==> run E <==
==> flow/design.v (excerpt) <==
module pe_tile_new_unq1 (
clk,
config_addr,
config_data,
out_BUS16_S0_T0,
in_BUS16_S0_T0,
out_BUS16_S0_T1,
in_BUS16_S0_T1,
out_BUS16_S0_T2,
in_BUS16_S0_T2,
out_BUS16_S0_T3,
in_BUS16_S0_T3,
out_BUS16_S0_T4,
in_BUS16_S0_T4,
out_BUS16_S1_T0,
in_BUS16_S1_T0,
out_BUS16_S1_T1,
in_BUS16_S1_T1,
out_BUS16_S1_T2,
in_BUS16_S1_T2,
out_BUS16_S1_T3,
in_BUS16_S1_T3,
out_BUS16_S1_T4,
in_BUS16_S1_T4,
out_BUS16_S2_T0,
in_BUS16_S2_T0,
out_BUS16_S2_T1,
in_BUS16_S2_T1,
out_BUS16_S2_T2,
in_BUS16_S2_T2,
out_BUS16_S2_T3,
in_BUS16_S2_T3,
out_BUS16_S2_T4,
in_BUS16_S2_T4,
out_BUS16_S3_T0,
in_BUS16_S3_T0,
out_BUS16_S3_T1,
in_BUS16_S3_T1,
out_BUS16_S3_T2,
in_BUS16_S3_T2,
out_BUS16_S3_T3,
in_BUS16_S3_T3,
out_BUS16_S3_T4,
in_BUS16_S3_T4,
out_BUS1_S0_T0,
in_BUS1_S0_T0,
out_BUS1_S0_T1,
in_BUS1_S0_T1,
out_BUS1_S0_T2,
in_BUS1_S0_T2,
out_BUS1_S0_T3,
in_BUS1_S0_T3,
out_BUS1_S0_T4,
in_BUS1_S0_T4,
out_BUS1_S1_T0,
in_BUS1_S1_T0,
out_BUS1_S1_T1,
in_BUS1_S1_T1,
out_BUS1_S1_T2,
in_BUS1_S1_T2,
out_BUS1_S1_T3,
in_BUS1_S1_T3,
out_BUS1_S1_T4,
in_BUS1_S1_T4,
out_BUS1_S2_T0,
in_BUS1_S2_T0,
out_BUS1_S2_T1,
in_BUS1_S2_T1,
out_BUS1_S2_T2,
in_BUS1_S2_T2,
out_BUS1_S2_T3,
in_BUS1_S2_T3,
out_BUS1_S2_T4,
in_BUS1_S2_T4,
out_BUS1_S3_T0,
in_BUS1_S3_T0,
out_BUS1_S3_T1,
in_BUS1_S3_T1,
out_BUS1_S3_T2,
in_BUS1_S3_T2,
out_BUS1_S3_T3,
in_BUS1_S3_T3,
out_BUS1_S3_T4,
in_BUS1_S3_T4,
reset,
tile_id
);
==> flow/config.mk <==
export PLATFORM = sky130hd
export DESIGN_NAME = pe_tile_new_unq1
export DESIGN_NICKNAME = pe_tile_new_unq1
export VERILOG_FILES = /design/flow/design.v
export SDC_FILE = /design/flow/constraint.sdc
export NUM_CORES = 4
export LEC_CHECK = 0
export CAP_MARGIN = 10
export CORE_MARGIN = 2
export CORE_UTILIZATION = 27
export MAX_ROUTING_LAYER = met4
export PLACE_DENSITY_LB_ADDON = 0.23
export SETUP_SLACK_MARGIN = 2.66
export SLEW_MARGIN = 20
export TNS_END_PERCENT = 20
==> flow/constraint.sdc <==
create_clock -name core_clock -period 25.8 [get_ports {clk}]
set_input_delay 5.1600 -clock core_clock [delete_from_list [all_inputs] [get_ports {clk}]]
set_output_delay 5.1600 -clock core_clock [all_outputs]
set_load 0.01 [all_outputs]
run.sh (not shown) runs the stock make flow with config.mk's settings and CLKGATE_MAP_FILE=.
==> run G (differences from run E) <==
==> flow/config.mk (replaced) <==
export PLATFORM = sky130hd
export DESIGN_NAME = pe_tile_new_unq1
export DESIGN_NICKNAME = pe_tile_new_unq1
export VERILOG_FILES = /design/flow/design.v
export SDC_FILE = /design/flow/constraint.sdc
export NUM_CORES = 4
export LEC_CHECK = 0
export CAP_MARGIN = 20
export CORE_MARGIN = 2
export CORE_UTILIZATION = 55
export CTS_CLUSTER_DIAMETER = 42
export SETUP_SLACK_MARGIN = 2.77
export SLEW_MARGIN = 20
export TNS_END_PERCENT = 5
==> flow/constraint.sdc (replaced) <==
create_clock -name core_clock -period 10.6 [get_ports {clk}]
set_input_delay 2.1200 -clock core_clock [delete_from_list [all_inputs] [get_ports {clk}]]
set_output_delay 2.1200 -clock core_clock [all_outputs]
set_load 0.01 [all_outputs]
==> run B (differences from run E) <==
==> flow/config.mk (replaced) <==
export PLATFORM = sky130hd
export DESIGN_NAME = pe_tile_new_unq1
export DESIGN_NICKNAME = pe_tile_new_unq1
export VERILOG_FILES = /design/flow/design.v
export SDC_FILE = /design/flow/constraint.sdc
export NUM_CORES = 4
export LEC_CHECK = 0
export ABC_AREA = 1
export CAP_MARGIN = 20
export CORE_MARGIN = 2
export CORE_UTILIZATION = 72
export CTS_CLUSTER_DIAMETER = 174
export CTS_CLUSTER_SIZE = 97
export PLACE_DENSITY = 0.42
export SETUP_SLACK_MARGIN = -0.85
export SLEW_MARGIN = 20
export TNS_END_PERCENT = 20
==> flow/constraint.sdc (replaced) <==
create_clock -name core_clock -period 9.73 [get_ports {clk}]
set_input_delay 1.9460 -clock core_clock [delete_from_list [all_inputs] [get_ports {clk}]]
set_output_delay 1.9460 -clock core_clock [all_outputs]
set_load 0.01 [all_outputs]
==> run K (differences from run E) <==
==> flow/config.mk (replaced) <==
export PLATFORM = sky130hd
export DESIGN_NAME = pe_tile_new_unq1
export DESIGN_NICKNAME = pe_tile_new_unq1
export VERILOG_FILES = /design/flow/design.v
export SDC_FILE = /design/flow/constraint.sdc
export NUM_CORES = 4
export LEC_CHECK = 0
export CAP_MARGIN = 20
export CORE_MARGIN = 2
export CORE_UTILIZATION = 51
export CTS_CLUSTER_SIZE = 37
export SETUP_SLACK_MARGIN = -1.01
export SLEW_MARGIN = 20
==> flow/constraint.sdc (replaced) <==
create_clock -name core_clock -period 10.6 [get_ports {clk}]
set_input_delay 2.1200 -clock core_clock [delete_from_list [all_inputs] [get_ports {clk}]]
set_output_delay 2.1200 -clock core_clock [all_outputs]
set_load 0.01 [all_outputs]
==> results <==
Run B aborted during clock tree synthesis (DPL-0033). Run G ended with an error in global routing. Run K completed and failed the layout checks on negative setup slack. Run E finished clean.
Register-to-register slack: run E is higher than run K (13 ns).
Non-clock buffer count: run K is higher than run E (945).
The total power of run K is 2.7 times that of run E.
Utilization: run K is higher than run E (38 points).
==> figures <==
| metric | run B | run E | run K | run G |
|---|---|---|---|---|
| Final WL | - | 332.4 mm | 304.6 mm | - |
| Most common cell in the synthesized netlist | sky130_fd_sc_hd__nand2_1 | sky130_fd_sc_hd__nor2_1 | sky130_fd_sc_hd__nor2_1 | sky130_fd_sc_hd__nor2_1 |
| Die Y-Extent | 266.3 um | 438.7 um | 320.3 um | 308.5 um |
| Area fraction in xor and xnor cells | 0.01468 | 0.01631 | 0.01631 | 0.01631 |
| Crit path launch type | - | primary input | primary input | - |
| Number of hold violations in the final report | - | 0 | 0 | - |
| Count of clock tree sinks | - | 552 | 552 | 552 |
| Top layer used by detailed routing | - | met4 | met5 | - |
| Status | stopped before the end | complete, no violations | complete, but fails checks | stopped before the end |
| Stage where the flow stopped | clock tree synthesis | - | - | global routing |
| Violated checks | - | - | negative setup slack | - |
| Floorplan row count | 96 | 159 | 116 | 111 |
Power is estimated from default activity; no workload was simulated.
